// buffered_cl_builder
module buffered_cl_builder
#(
    parameter DATA_WIDTH = 32,
    parameter DATA_PER_CL = 16,
    parameter CL_WIDTH = 512,
    parameter EVICTION_POLICY = "ALL_ZEROS",  
    parameter BUFFER_DEPTH = 8,  
    parameter ALM_FULL_DIFF = 4  
)
(
    input logic clk,
    input logic reset,
    input logic evict,
    input logic data_wr,
    input logic [DATA_WIDTH - 1 : 0 ] data_in,
    input logic cl_rd,
    output logic alm_full,
    output logic out_cl_valid,
    output logic [CL_WIDTH - 1 : 0 ] out_cl
);
    logic clb_out_cl_valid;
    logic [CL_WIDTH - 1 : 0 ] clb_out_cl;
    logic                      fifo_wr_en;
    logic [CL_WIDTH - 1 : 0 ]  fifo_data_in;
    logic                      fifo_empty;
    logic                      fifo_full;
    logic                      fifo_alm_full;
    logic [CL_WIDTH - 1 : 0 ]  fifo_data_out;
    assign out_cl_valid = ~fifo_empty;
    assign out_cl       = fifo_data_out;
    assign alm_full     = fifo_alm_full;
    always_ff @(posedge clk) begin
        fifo_wr_en   <= clb_out_cl_valid;
        fifo_data_in <= clb_out_cl;
    end
    cl_builder #(
  ...
For scale: ~20000 cells after synthesis.
==> flow/config.mk <==
export PLATFORM = sky130hd
export DESIGN_NAME = buffered_cl_builder
export DESIGN_NICKNAME = buffered_cl_builder
export VERILOG_FILES = /design/flow/design.v
export SDC_FILE = /design/flow/constraint.sdc
export NUM_CORES = 4
export LEC_CHECK = 0
export ABC_AREA = 1
export CAP_MARGIN = 20
export CELL_PAD_IN_SITES_DETAIL_PLACEMENT = 0
export CELL_PAD_IN_SITES_GLOBAL_PLACEMENT = 0
export CORE_MARGIN = 2
export CORE_UTILIZATION = 72
export HOLD_SLACK_MARGIN = 0.29
export MAX_ROUTING_LAYER = met5
export MIN_ROUTING_LAYER = met1
export SETUP_SLACK_MARGIN = 1.01
export SLEW_MARGIN = 20
export SYNTH_MEMORY_MAX_BITS = 8192
export TNS_END_PERCENT = 65
==> flow/constraint.sdc <==
create_clock -name core_clock -period 3.99 [get_ports {clk}]
set_input_delay 0.7980 -clock core_clock [delete_from_list [all_inputs] [get_ports {clk}]]
set_output_delay 0.7980 -clock core_clock [all_outputs]
set_load 0.01 [all_outputs]
run.sh (not shown) runs the stock make flow with config.mk's settings and CLKGATE_MAP_FILE=.
==> next run, changes <==
Settings changed: CELL_PAD_IN_SITES_DETAIL_PLACEMENT 0 to not set, CELL_PAD_IN_SITES_GLOBAL_PLACEMENT 0 to not set, CTS_CLUSTER_DIAMETER set to 399, CTS_CLUSTER_SIZE set to 14, HOLD_SLACK_MARGIN 0.29 to -0.09, MAX_ROUTING_LAYER met5 to not set, MIN_ROUTING_LAYER met1 to not set, PLACE_DENSITY_LB_ADDON set to 0.02, SETUP_SLACK_MARGIN 1.01 to -0.21, TNS_END_PERCENT 65 to not set.
Clock period 3.99 ns to 2.99 ns, I/O delays scaled along.
What happened: With this change the flow ran to the end with violations: negative setup slack. Setup slack gets worse by 0.81 ns. Combinational power climbs by 19%. Clock-buffer cell count climbs by 3. Core utilization drops by 3.4 points. Wire length drops by 9.3%. Via count drops by 3.8%. Final area drops by about 4%. Global-route usage drops by 2.8 points. Power climbs by about 20%. Non-clock buffer count drops by 93.
==> next run, changes <==
Settings changed: ABC_AREA 1 to not set, CORE_UTILIZATION 72 to 68, CTS_CLUSTER_DIAMETER 399 to 357, CTS_CLUSTER_SIZE 14 to 21, HOLD_SLACK_MARGIN -0.09 to not set, PLACE_DENSITY_LB_ADDON 0.02 to not set, SETUP_SLACK_MARGIN -0.21 to not set.
Clock period 2.99 ns to 3.92 ns, I/O delays scaled along.
The changed run ran to the end with violations: negative setup slack.
Area after synthesis falls by 12%.
Critical path depth rises by 1.
Via count is lower by 41%.
Die size went down by 6.3%.
Routed wire length is lower by 25%.
Final area came out lower by 11%.
Register-to-register slack is better by 0.49 ns.
First-iteration DRC count went down by 48%.
==> next run, changes <==
Settings changed: CELL_PAD_IN_SITES_GLOBAL_PLACEMENT set to 2, CORE_MARGIN 2 to 6, CORE_UTILIZATION 68 to 51, CTS_CLUSTER_DIAMETER 357 to not set, GPL_ROUTABILITY_DRIVEN set to 0, HOLD_SLACK_MARGIN set to 0.01.
Clock period 3.92 ns to 6.0 ns, I/O delays scaled along.
=> With this change the flow finished clean. Sequential share of layout area went down by 1.6 points. Critical path depth went down by 5. Area after synthesis stays the same. Via count went down slightly.

* * *

buffered_cl_builder again, from the RTL that the note above started with.
==> flow/config.mk <==
export PLATFORM = sky130hd
export DESIGN_NAME = buffered_cl_builder
export DESIGN_NICKNAME = buffered_cl_builder
export VERILOG_FILES = /design/flow/design.v
export SDC_FILE = /design/flow/constraint.sdc
export NUM_CORES = 4
export LEC_CHECK = 0
export CAP_MARGIN = 30
export CELL_PAD_IN_SITES_GLOBAL_PLACEMENT = 2
export CORE_MARGIN = 6
export CORE_UTILIZATION = 50
export HOLD_SLACK_MARGIN = 0.01
export SLEW_MARGIN = 20
export SYNTH_MEMORY_MAX_BITS = 8192
==> flow/constraint.sdc <==
create_clock -name core_clock -period 6.0 [get_ports {clk}]
set_input_delay 1.2000 -clock core_clock [delete_from_list [all_inputs] [get_ports {clk}]]
set_output_delay 1.2000 -clock core_clock [all_outputs]
set_load 0.01 [all_outputs]
Next try:
--- a/flow/config.mk
+++ b/flow/config.mk
@@ -7,7 +7,7 @@
 export LEC_CHECK = 0
-export CAP_MARGIN = 30
-export CELL_PAD_IN_SITES_GLOBAL_PLACEMENT = 2
-export CORE_MARGIN = 6
-export CORE_UTILIZATION = 50
-export HOLD_SLACK_MARGIN = 0.01
+export CAP_MARGIN = 10
+export CORE_MARGIN = 2
+export CORE_UTILIZATION = 72
+export CTS_CLUSTER_SIZE = 14
+export SETUP_SLACK_MARGIN = 1.01
 export SLEW_MARGIN = 20
==> flow/constraint.sdc (replaced) <==
create_clock -name core_clock -period 3.59 [get_ports {clk}]
set_input_delay 0.7180 -clock core_clock [delete_from_list [all_inputs] [get_ports {clk}]]
set_output_delay 0.7180 -clock core_clock [all_outputs]
set_load 0.01 [all_outputs]
What happened: The new run reached the layout checks and failed them: negative setup slack. Power rose by 67%. Clock power climbs by about 60%. Global-route usage rose by 11 points. Core utilization grows by 26 points. Final area is higher by about 0.9%. Sequential share of layout area went down by 0.62 points. Via count rises by about 7%. Register-to-register slack degrades by 2.1 ns. Combinational power grows by 85%. Area after synthesis stays the same. Non-clock buffer count increases by 324.
Next try:
--- a/flow/config.mk
+++ b/flow/config.mk
@@ -7,7 +7,8 @@
 export LEC_CHECK = 0
-export CAP_MARGIN = 10
+export ABC_AREA = 1
+export CAP_MARGIN = 20
 export CORE_MARGIN = 2
 export CORE_UTILIZATION = 72
-export CTS_CLUSTER_SIZE = 14
-export SETUP_SLACK_MARGIN = 1.01
+export CTS_CLUSTER_SIZE = 68
+export SETUP_SLACK_MARGIN = -0.17
 export SLEW_MARGIN = 20
==> flow/constraint.sdc (replaced) <==
create_clock -name core_clock -period 3.23 [get_ports {clk}]
set_input_delay 0.6460 -clock core_clock [delete_from_list [all_inputs] [get_ports {clk}]]
set_output_delay 0.6460 -clock core_clock [all_outputs]
set_load 0.01 [all_outputs]
=>
- The changed run completed, yet does not pass: negative setup slack
- worst setup slack loses 0.036 ns
- via count increases by well over a third
- non-clock buffer count increases by 50
- global-route usage increases by 4.0 points
- clock-buffer cell count increases by 3
- power increases by a quarter to a third
Next try:
--- a/flow/config.mk
+++ b/flow/config.mk
@@ -7,8 +7,5 @@
 export LEC_CHECK = 0
-export ABC_AREA = 1
 export CAP_MARGIN = 20
 export CORE_MARGIN = 2
-export CORE_UTILIZATION = 72
-export CTS_CLUSTER_SIZE = 68
-export SETUP_SLACK_MARGIN = -0.17
+export CORE_UTILIZATION = 15
 export SLEW_MARGIN = 20
==> flow/constraint.sdc (replaced) <==
create_clock -name core_clock -period 5.38 [get_ports {clk}]
set_input_delay 1.0760 -clock core_clock [delete_from_list [all_inputs] [get_ports {clk}]]
set_output_delay 1.0760 -clock core_clock [all_outputs]
set_load 0.01 [all_outputs]
Effect: Now the flow passed the timing, DRC and antenna checks; sequential power decreases by 41%; register-to-register slack improves by 1.4 ns; power decreases by 47%; cell area decreases by 4.3%; clock skew increases by 0.082 ns; flip-flop count does not change; final cell count increases by 4.7%; count of clock-buffer cells in the layout increases by 35; worst setup slack improves by 0.91 ns.
No activity file was given, so power comes from the tool's default toggle rates.
